==> run a <==
// datapath
module datapath(output [6:0] display, days, output [3:0] segment, output am, pm, dblink, Sound, Vcc_out, input Next, Up, SetTime, SetAlarm, Snooze, Stop, Mute, Clr, Clk_sys);
==> flow/config.mk <==
export PLATFORM = sky130hd
export DESIGN_NAME = datapath
export DESIGN_NICKNAME = datapath
export VERILOG_FILES = /design/flow/design.v
export SDC_FILE = /design/flow/constraint.sdc
export NUM_CORES = 4
export LEC_CHECK = 0
export CAP_MARGIN = 0
export CORE_ASPECT_RATIO = 0.87
export CORE_MARGIN = 2
export CORE_UTILIZATION = 72
export CTS_CLUSTER_DIAMETER = 28
export CTS_CLUSTER_SIZE = 32
export HOLD_SLACK_MARGIN = 0.29
export PLACE_DENSITY_LB_ADDON = 0.01
export SETUP_SLACK_MARGIN = 1.38
export SLEW_MARGIN = 10
export TNS_END_PERCENT = 5
==> flow/constraint.sdc <==
create_clock -name core_clock -period 4.69 [get_ports {Clk_sys}]
set_input_delay 0.9380 -clock core_clock [delete_from_list [all_inputs] [get_ports {Clk_sys}]]
set_output_delay 0.9380 -clock core_clock [all_outputs]
set_load 0.01 [all_outputs]
run.sh (not shown) runs the stock make flow with config.mk's settings and CLKGATE_MAP_FILE=.
==> run b: changes against run a <==
Settings changed: ABC_AREA set to 1, CAP_MARGIN 0 to 20, CORE_ASPECT_RATIO 0.87 to 1.42, CTS_CLUSTER_DIAMETER 28 to unset, CTS_CLUSTER_SIZE 32 to 10, HOLD_SLACK_MARGIN 0.29 to unset, PLACE_DENSITY_LB_ADDON 0.01 to 0.17, SLEW_MARGIN 10 to 20, TNS_END_PERCENT 5 to unset.
==> flow/constraint.sdc (replaced) <==
create_clock -name core_clock -period 4.68 [get_ports {Clk_sys}]
set_input_delay 0.9360 -clock core_clock [delete_from_list [all_inputs] [get_ports {Clk_sys}]]
set_output_delay 0.9360 -clock core_clock [all_outputs]
set_load 0.01 [all_outputs]
==> impl_metrics.yaml <==
# synthesis and place-and-route metrics
power_and_ir_drop:
  combinational_power_uw: 3670
logic_synthesis:
  mappedNetlistNets: 2046
drt:
  vias: 14700
cells_and_area:
  data_buffer_area_share: 0.0381
  fill_cells: 1379
  synthToLayoutAreaGrowth_pct: 10.4
  clockBufferCount: 29
critical_path:
  setup.worst_path.end: "display[1]"
  worst-endpoint-arrival_ps: 2720
grt:
  grt_use_met2: 0.669
final_timing:
  highest_clock_frequency_the_design_can_meet_mhz: 274
outcome:
  outcome: "finished clean"
die:
  placementRows: 61
(the above is from run b)
==> impl_metrics.yaml <==
# synthesis and place-and-route metrics
outcome:
  outcome: "finished clean"
grt:
  grt_use_met2: 0.612
critical_path:
  setup.worst_path.end: "display[2]"
logic_synthesis:
  mappedNetlistNets: 1574
cells_and_area:
  clockBufferCount: 54
  synthToLayoutAreaGrowth_pct: 15.0
  data_buffer_area_share: 0.0420
  fill_cells: 1096
(the above is from run a)

---

==> v37: inputs <==
Starting RTL as in the previous note.
// datapath
module datapath(output [6:0] display, days, output [3:0] segment, output am, pm, dblink, Sound, Vcc_out, input Next, Up, SetTime, SetAlarm, Snooze, Stop, Mute, Clr, Clk_sys);
clock: 4.69 ns
lec_check: 0
cap_margin: 0
core_aspect_ratio: 0.87
core_margin: 2
core_utilization: 72
cts_cluster_diameter: 28
cts_cluster_size: 32
hold_slack_margin: 0.29
place_density_lb_addon: 0.01
setup_slack_margin: 1.38
slew_margin: 20
==> inputs of v34, as changes to v37 <==
==> flow/config.mk (replaced) <==
export PLATFORM = sky130hd
export DESIGN_NAME = datapath
export DESIGN_NICKNAME = datapath
export VERILOG_FILES = /design/flow/design.v
export SDC_FILE = /design/flow/constraint.sdc
export NUM_CORES = 4
export LEC_CHECK = 0
export CAP_MARGIN = 20
export CORE_MARGIN = 2
export CORE_UTILIZATION = 66
export CTS_CLUSTER_SIZE = 28
export SLEW_MARGIN = 20
==> flow/constraint.sdc (replaced) <==
create_clock -name core_clock -period 10.1 [get_ports {Clk_sys}]
set_input_delay 2.0200 -clock core_clock [delete_from_list [all_inputs] [get_ports {Clk_sys}]]
set_output_delay 2.0200 -clock core_clock [all_outputs]
set_load 0.01 [all_outputs]
==> inputs of v28, as changes to v37 <==
==> flow/config.mk (replaced) <==
export PLATFORM = sky130hd
export DESIGN_NAME = datapath
export DESIGN_NICKNAME = datapath
export VERILOG_FILES = /design/flow/design.v
export SDC_FILE = /design/flow/constraint.sdc
export NUM_CORES = 4
export LEC_CHECK = 0
export CAP_MARGIN = 15
export CORE_MARGIN = 2
export CORE_UTILIZATION = 66
export SETUP_SLACK_MARGIN = 1.37
export SLEW_MARGIN = 20
==> flow/constraint.sdc (replaced) <==
create_clock -name core_clock -period 5.22 [get_ports {Clk_sys}]
set_input_delay 1.0440 -clock core_clock [delete_from_list [all_inputs] [get_ports {Clk_sys}]]
set_output_delay 1.0440 -clock core_clock [all_outputs]
set_load 0.01 [all_outputs]
==> impl_metrics.env <==
# yosys + openroad results
export IMPL_status="timing/DRC/antenna clean"
export IMPL_taps=275
export IMPL_powerComb_mw=2.56
export IMPL_hold_ws_ns=0.479
export IMPL_drt_initial_drc_count=1085
export IMPL_power_leader="combinational logic"
export IMPL_dp_slack_ns=0.839
export IMPL_pg_clk_mw=1.88
(the above is from v28)
==> impl_metrics.env <==
# yosys + openroad results
export IMPL_status="timing/DRC/antenna clean"
export IMPL_power_leader="sequential cells"
export IMPL_holdPathStages=1
export IMPL_n_all_buffers=47
export IMPL_taps=275
export IMPL_hold_ws_ns=0.474
export IMPL_dp_slack_ns=4.09
export IMPL_powerComb_mw=1.22
export IMPL_drt_initial_drc_count=1008
(the above is from v34)
==> impl_metrics.env <==
# yosys + openroad results
export IMPL_status="timing/DRC/antenna clean"
export IMPL_drt_initial_drc_count=1465
export IMPL_power_leader="clock"
export IMPL_pg_clk_mw=3.38
export IMPL_dp_slack_ns=0.253
export IMPL_taps=245
(the above is from v37)

---

==> 08-07: inputs <==
Starting RTL as in the previous note.
make LEC_CHECK=0 CAP_MARGIN=20 CELL_PAD_IN_SITES_DETAIL_PLACEMENT=0 CORE_MARGIN=2 CORE_UTILIZATION=46 GPL_ROUTABILITY_DRIVEN=0 PLACE_DENSITY=0.54 SLEW_MARGIN=0 finish   # period 7.59 ns
==> inputs of 01-24, as changes to 08-07 <==
==> flow/config.mk (replaced) <==
export PLATFORM = sky130hd
export DESIGN_NAME = datapath
export DESIGN_NICKNAME = datapath
export VERILOG_FILES = /design/flow/design.v
export SDC_FILE = /design/flow/constraint.sdc
export NUM_CORES = 4
export LEC_CHECK = 0
export CAP_MARGIN = 15
export CORE_MARGIN = 2
export CORE_UTILIZATION = 72
export PLACE_DENSITY_LB_ADDON = 0.0
export SETUP_SLACK_MARGIN = 1.37
export SLEW_MARGIN = 20
==> flow/constraint.sdc (replaced) <==
create_clock -name core_clock -period 4.68 [get_ports {Clk_sys}]
set_input_delay 0.9360 -clock core_clock [delete_from_list [all_inputs] [get_ports {Clk_sys}]]
set_output_delay 0.9360 -clock core_clock [all_outputs]
set_load 0.01 [all_outputs]
==> inputs of 12-23, as changes to 08-07 <==
==> flow/config.mk (replaced) <==
export PLATFORM = sky130hd
export DESIGN_NAME = datapath
export DESIGN_NICKNAME = datapath
export VERILOG_FILES = /design/flow/design.v
export SDC_FILE = /design/flow/constraint.sdc
export NUM_CORES = 4
export LEC_CHECK = 0
export ABC_AREA = 1
export CAP_MARGIN = 20
export CORE_ASPECT_RATIO = 1.39
export CORE_MARGIN = 10
export CORE_UTILIZATION = 57
export CTS_CLUSTER_SIZE = 13
export GPL_ROUTABILITY_DRIVEN = 0
export SETUP_SLACK_MARGIN = 2.17
export SLEW_MARGIN = 15
==> flow/constraint.sdc (replaced) <==
create_clock -name core_clock -period 14.8 [get_ports {Clk_sys}]
set_input_delay 2.9600 -clock core_clock [delete_from_list [all_inputs] [get_ports {Clk_sys}]]
set_output_delay 2.9600 -clock core_clock [all_outputs]
set_load 0.01 [all_outputs]
==> results <==
	01-24	08-07	12-23
Cts bufs inserted	24	28	24
Routing usage on met1	0.514	0.335	0.332
Status	timing/DRC/antenna clean	timing/DRC/antenna clean	timing/DRC/antenna clean
Portion of the post-synthesis area used by sequential elements	0.391	0.391	0.383
Transition time of the tightest slew-check pin	1030 ps	1150 ps	1040 ps
Post-route fraction of the period consumed by the critical path	0.889	0.800	0.454
Number of standard cells reported by yosys	1531	1531	2003
Global-route wire length before repair	62300 µm	60900 µm	69400 µm
Fraction of area in registers	0.348	0.353	0.353
Crit path max fanout	6	45	17
HPWL Detailed	24800 µm	24700 µm	29700 µm
Share of total power in sequential cells	0.347	0.343	0.322
Final-layout non-clock buffer area share	0.0546	0.0311	0.0285
Clk cell area share	0.0472	0.0662	0.0526
Via count normalized by instance count	6.76	5.91	5.85
RSZ-0062 raised after global routing	true	false	false
Syn Area/Cell	9.23 µm²	9.23 µm²	7.21 µm²
Post-Synth AOI/OAI Area	0.122	0.122	0.177
Comb area share	0.520	0.508	0.484
Logic depth of the worst register-to-register path	8	6	11
Sequential power	0.00261 W	0.00162 W	0.000786 W
Summed standard-cell area reported by yosys	14100 µm²	14100 µm²	14400 µm²
Arrival time at the worst endpoint	3220 ps	4550 ps	3760 ps
Top area contributor share	0.391	0.391	0.383

---

==> build 81 <==
datapath again, from the RTL that the note above started with.
clock: 11.4 ns
lec_check: 0
cap_margin: 0
core_margin: 2
core_utilization: 72
cts_cluster_diameter: 39
place_density: 0.64
setup_slack_margin: 3.3
slew_margin: 20
==> trial 66 (differences from build 81) <==
--- a/flow/config.mk
+++ b/flow/config.mk
@@ -7,8 +7,6 @@
 export LEC_CHECK = 0
-export CAP_MARGIN = 0
+export ABC_AREA = 1
+export CAP_MARGIN = 20
 export CORE_MARGIN = 2
 export CORE_UTILIZATION = 72
-export CTS_CLUSTER_DIAMETER = 39
-export PLACE_DENSITY = 0.64
-export SETUP_SLACK_MARGIN = 3.3
 export SLEW_MARGIN = 20
==> flow/constraint.sdc (replaced) <==
create_clock -name core_clock -period 4.68 [get_ports {Clk_sys}]
set_input_delay 0.9360 -clock core_clock [delete_from_list [all_inputs] [get_ports {Clk_sys}]]
set_output_delay 0.9360 -clock core_clock [all_outputs]
set_load 0.01 [all_outputs]
==> build 7 (differences from build 81) <==
--- a/flow/config.mk
+++ b/flow/config.mk
@@ -10,5 +10,5 @@
 export CORE_UTILIZATION = 72
-export CTS_CLUSTER_DIAMETER = 39
-export PLACE_DENSITY = 0.64
-export SETUP_SLACK_MARGIN = 3.3
+export CTS_CLUSTER_SIZE = 19
+export PLACE_DENSITY = 0.36
+export SETUP_SLACK_MARGIN = 1.34
 export SLEW_MARGIN = 20
==> flow/constraint.sdc (replaced) <==
create_clock -name core_clock -period 4.68 [get_ports {Clk_sys}]
set_input_delay 0.9360 -clock core_clock [delete_from_list [all_inputs] [get_ports {Clk_sys}]]
set_output_delay 0.9360 -clock core_clock [all_outputs]
set_load 0.01 [all_outputs]
==> trial 69 (differences from build 81) <==
==> flow/config.mk (replaced) <==
export PLATFORM = sky130hd
export DESIGN_NAME = datapath
export DESIGN_NICKNAME = datapath
export VERILOG_FILES = /design/flow/design.v
export SDC_FILE = /design/flow/constraint.sdc
export NUM_CORES = 4
export LEC_CHECK = 0
export CAP_MARGIN = 20
export CORE_MARGIN = 2
export CORE_UTILIZATION = 40
export SETUP_SLACK_MARGIN = 2.18
export SLEW_MARGIN = 20
==> flow/constraint.sdc (replaced) <==
create_clock -name core_clock -period 8.42 [get_ports {Clk_sys}]
set_input_delay 1.6840 -clock core_clock [delete_from_list [all_inputs] [get_ports {Clk_sys}]]
set_output_delay 1.6840 -clock core_clock [all_outputs]
set_load 0.01 [all_outputs]
==> comparison <==
- Build 81 completed without violations. Build 7 produced a clean layout. Trial 69 completed without violations. Trial 66 passed the timing, DRC and antenna checks.
- In sequential cell count, trial 69 and build 81 do not differ.
- The highest global-route usage belongs to trial 66, the lowest to trial 69.
- Cell count: trial 66 > trial 69 > build 7 > build 81.
- Clock skew: build 81 > trial 69 > trial 66 > build 7.
- Count of clock-buffer cells in the layout, highest first: build 81, trial 69, build 7, trial 66.
- Wire length: trial 66 > build 7 > trial 69 > build 81.
- First-iteration DRC count, highest first: trial 66, build 7, build 81, trial 69.
- Hold slack: trial 69 > build 81 > trial 66 > build 7.
- Against trial 66, the register-to-register slack of build 7 is higher by 0.60 ns.
- Power, lowest first: build 81, trial 69, build 7, trial 66.
==> figures <==
                                                       build 81    trial 66     build 7    trial 69
GR met2 Demand/Resource                                   59.0%       64.5%       62.0%       33.9%
Late-Pin Clk Latency                                    0.51 ns     0.54 ns     0.54 ns     0.53 ns
Drt initial violations                                     1162        1344        1310         972
Netlist area before placement                        0.0141 mm²  0.0144 mm²  0.0141 mm²  0.0141 mm²
Number of CTS-inserted buffers                               36          25          25          25
Worst setup timing slack at the placement stage         5.25 ns    0.894 ns    0.561 ns     3.02 ns
Post-Syn Instances                                         1531        2003        1531        1531
Inverter count                                               41         234          41          41
Power consumed by the clock network                     1030 µW     2220 µW     2010 µW     1100 µW
Min setup slack post-route                              4.68 ns    0.415 ns    0.519 ns     2.41 ns
Cell with the most instances after synthesis            dfrtp_1     nand2_1     dfrtp_1     dfrtp_1
Non-clock buffer instance count of the final layout          47          48          89          48
Net Sw Power                                            1240 µW     3350 µW     3170 µW     1620 µW
Outcome                                timing/DRC/antenna clean  timing/DRC/antenna clean  timing/DRC/antenna clean  timing/DRC/antenna clean
Wire length of the first global-routing pass           60300 µm    68800 µm    62000 µm    61000 µm
Maximum vdd ir drop                                      163 µV      361 µV      397 µV      158 µV
Number of antenna diodes                                      0           0           1           0
Largest fanout of any net on the critical path               45          20           7          45
Non-filler instance count after layout                     1789        2285        1815        1960
Average wire per standard cell                          21.0 µm     18.3 µm     21.9 µm     19.3 µm
Routed Wire Length                                     37600 µm    41900 µm    39700 µm    37700 µm
Power is estimated from default activity; no workload was simulated.
